==> run M: inputs <==
Design apollo_top, start of the top module:
module apollo_top(
	input clk,
   input rst_n,
	input rs232_rx,	 
	output rs232_tx,	 
	input[7:0] in_ad_data,
	output out_ad_clk,
	output Sftclk,
	output Lchclk,
	output SDout,
	output test1,
	output test2
    );
Settings: LEC_CHECK=0, ABC_AREA=1, CAP_MARGIN=5, CELL_PAD_IN_SITES_DETAIL_PLACEMENT=1, CELL_PAD_IN_SITES_GLOBAL_PLACEMENT=2, CORE_ASPECT_RATIO=1.55, CORE_MARGIN=2, CORE_UTILIZATION=59, CTS_CLUSTER_DIAMETER=25, CTS_CLUSTER_SIZE=50, GPL_ROUTABILITY_DRIVEN=1, GPL_TIMING_DRIVEN=0, HOLD_SLACK_MARGIN=0.08, MAX_ROUTING_LAYER=met4, MIN_ROUTING_LAYER=met2, PLACE_DENSITY_LB_ADDON=0.18, SETUP_SLACK_MARGIN=0.44, SLEW_MARGIN=35, TNS_END_PERCENT=55; clock period 5.04 ns.
run.sh (not shown) runs the stock make flow with config.mk's settings and CLKGATE_MAP_FILE=.
==> run F (differences from run M) <==
==> flow/config.mk (replaced) <==
export PLATFORM = sky130hd
export DESIGN_NAME = apollo_top
export DESIGN_NICKNAME = apollo_top
export VERILOG_FILES = /design/flow/design.v
export SDC_FILE = /design/flow/constraint.sdc
export NUM_CORES = 4
export LEC_CHECK = 0
export ABC_AREA = 0
export CAP_MARGIN = 20
export CELL_PAD_IN_SITES_DETAIL_PLACEMENT = 1
export CORE_ASPECT_RATIO = 0.53
export CORE_MARGIN = 2
export CORE_UTILIZATION = 35
export GPL_ROUTABILITY_DRIVEN = 1
export MAX_ROUTING_LAYER = met4
export MIN_ROUTING_LAYER = met1
export PLACE_DENSITY_LB_ADDON = 0.26
export SLEW_MARGIN = 20
==> flow/constraint.sdc (replaced) <==
create_clock -name core_clock -period 11.0 [get_ports {clk}]
set_input_delay 2.2000 -clock core_clock [delete_from_list [all_inputs] [get_ports {clk}]]
set_output_delay 2.2000 -clock core_clock [all_outputs]
set_load 0.01 [all_outputs]
==> comparison table <==
| item | run F | run M |
|---|---|---|
| Run status | no timing/DRC/antenna violations | aborted with a tool error |
| Last stage reached | - | global placement without I/O (3_1_place_gp_skip_io) |
| Share of synthesized cell area in and, or, nand and nor gates | 8.31% | 25.8% |
| Dominant cell by count in the synthesized netlist | dfrtp_1 | nand2_1 |
| Core footprint | 161000 µm² | 97900 µm² |
| Post-synthesis chip area from yosys | 57000 µm² | 58200 µm² |
| Yosys reg bits | 1376 | 1376 |
| Most used DFF post-synth | dfrtp_1 | dfrtp_1 |
| Count of distinct cell types in the synthesized netlist | 92 | 63 |
| Share of async-settable or async-resettable flops after synthesis | 98.0% | 98.0% |
| Synthesized-area fraction occupied by ao, oa, aoi and oai cells | 5.78% | 6.44% |
| Adder and majority cell fraction of the synthesized area | 2.45% | 2.41% |
| Die Ht | 298 µm | 395 µm |
| Fraction of synthesized cell area taken by the top area cell type | 58.7% | 57.5% |
| Number of flops mapped to enable cells by yosys | 0 | 0 |
| Total die area | 166000 µm² | 101000 µm² |
| Number of instances in the synthesized netlist | 4423 | 6825 |
| Site Rows | 107 | 143 |
| Post-synthesis mux area share | 19.5% | 0.0947% |
| Mapped Area | 57000 µm² | 58200 µm² |
| Floorplan core density | 35.4% | 59.4% |
| Seq/Total Area, Yosys | 60.2% | 59.0% |
| Mean instance size in the synthesized netlist | 12.9 µm² | 8.52 µm² |
| Die X-Extent | 558 µm | 256 µm |
| Fraction of synthesized cell area in xor and xnor cells | 1.71% | 1.02% |
| Cells in synth_stat.txt | 4423 | 6825 |
| Yosys warnings | 17 | 17 |

* * *

==> run a: inputs <==
Starting RTL as in the previous note.
==> flow/design.v (excerpt) <==
module apollo_top(
	input clk,
   input rst_n,
	input rs232_rx,	 
	output rs232_tx,	 
	input[7:0] in_ad_data,
	output out_ad_clk,
	output Sftclk,
	output Lchclk,
	output SDout,
	output test1,
	output test2
    );
clock: 5.04 ns
lec_check: 0
abc_area: 1
cap_margin: 5
cell_pad_in_sites_detail_placement: 1
cell_pad_in_sites_global_placement: 2
core_aspect_ratio: 1.55
core_margin: 2
core_utilization: 43
cts_cluster_diameter: 121
gpl_routability_driven: 0
hold_slack_margin: 0.08
max_routing_layer: met4
place_density_lb_addon: 0.18
setup_slack_margin: 0.44
slew_margin: 35
tns_end_percent: 55
==> inputs of run b, as changes to run a <==
ABC_AREA = not set   (was 1)
CAP_MARGIN = 20   (was 5)
CELL_PAD_IN_SITES_DETAIL_PLACEMENT = 0   (was 1)
CELL_PAD_IN_SITES_GLOBAL_PLACEMENT = not set   (was 2)
CORE_UTILIZATION = 72   (was 43)
HOLD_SLACK_MARGIN = not set   (was 0.08)
MAX_ROUTING_LAYER = not set   (was met4)
SETUP_SLACK_MARGIN = 1.29   (was 0.44)
SLEW_MARGIN = 15   (was 35)
TNS_END_PERCENT = not set   (was 55)
==> flow/constraint.sdc (replaced) <==
create_clock -name core_clock -period 4.38 [get_ports {clk}]
set_input_delay 0.8760 -clock core_clock [delete_from_list [all_inputs] [get_ports {clk}]]
set_output_delay 0.8760 -clock core_clock [all_outputs]
set_load 0.01 [all_outputs]
==> inputs of run c, as changes to run a <==
CELL_PAD_IN_SITES_DETAIL_PLACEMENT = 0   (was 1)
CELL_PAD_IN_SITES_GLOBAL_PLACEMENT = 0   (was 2)
CORE_UTILIZATION = 71   (was 43)
CTS_CLUSTER_DIAMETER = 360   (was 121)
CTS_CLUSTER_SIZE = 15   (was not set)
GPL_ROUTABILITY_DRIVEN = 1   (was 0)
HOLD_SLACK_MARGIN = not set   (was 0.08)
SETUP_SLACK_MARGIN = -0.11   (was 0.44)
SLEW_MARGIN = 40   (was 35)
TNS_END_PERCENT = not set   (was 55)
==> flow/constraint.sdc (replaced) <==
create_clock -name core_clock -period 2.58 [get_ports {clk}]
set_input_delay 0.5160 -clock core_clock [delete_from_list [all_inputs] [get_ports {clk}]]
set_output_delay 0.5160 -clock core_clock [all_outputs]
set_load 0.01 [all_outputs]
==> summary of the runs <==
Critical path depth, lowest first: run c, run b, run a.
Hold slack: run a > run c > run b.
Between run a and run c, the lower count of clock-buffer cells in the layout is in run c (gap 55).
Global-route usage, highest first: run c, run b, run a.
In run a the via count is larger than in run b, by about 30%.
Between run b and run a, the lower cell area is in run b (gap about 3%, measured against run a).
Against run c, the final cell count of run b is smaller by about 30%.
Run c finished but failed the layout checks on negative setup slack. Run a produced a clean layout. Run b passed the timing, design-rule and antenna checks.
Worst setup slack: run a > run b > run c.
Against run a, the register-to-register slack of run c is worse by 2.1 ns.
==> figures <==
	run b	run c	run a
Fraction of synthesized cell area in xor and xnor cells	0.0171	0.0102	0.0102
Outcome	no timing/DRC/antenna violations	finished with violations	no timing/DRC/antenna violations
Violated checks	-	negative setup slack	-
Post-route core utilization	0.801	0.775	0.481
Largest net degree at the start of global routing	161	200	208
Antenna diode instance count	0	1	1
Footprint of the multi-input gates	0.0218 mm^2	0.0210 mm^2	0.0209 mm^2
Drt total wl	99500 um	118000 um	128000 um
Worst slew slack as a fraction of its limit	0.284	0.460	0.352
Core Rows	128	130	168
Actual slew at the worst max-slew pin	1.07 ns	0.811 ns	0.972 ns
Seq group	12800 uW	21800 uW	11200 uW
Final-stage net count	4564	6914	6890
Detailed-routing wirelength on met1	41200 um	48100 um	56700 um
Count leader, synth	dfrtp_1	nand2_1	nand2_1
Clock latency on the worst-skew pair	0.69 ns	0.71 ns	0.80 ns
Total internal power	19000 uW	29300 uW	17300 uW
Area of the mapped netlist	0.0570 mm^2	0.0582 mm^2	0.0582 mm^2
Met1 demand-to-capacity share in global routing	0.320	0.368	0.240
Stage-log warning count	67	70	76
Basic-gate share of the synthesized area counting and, or, nand and nor cells	0.0831	0.258	0.258
No activity file was given, so power comes from the tool's default toggle rates.
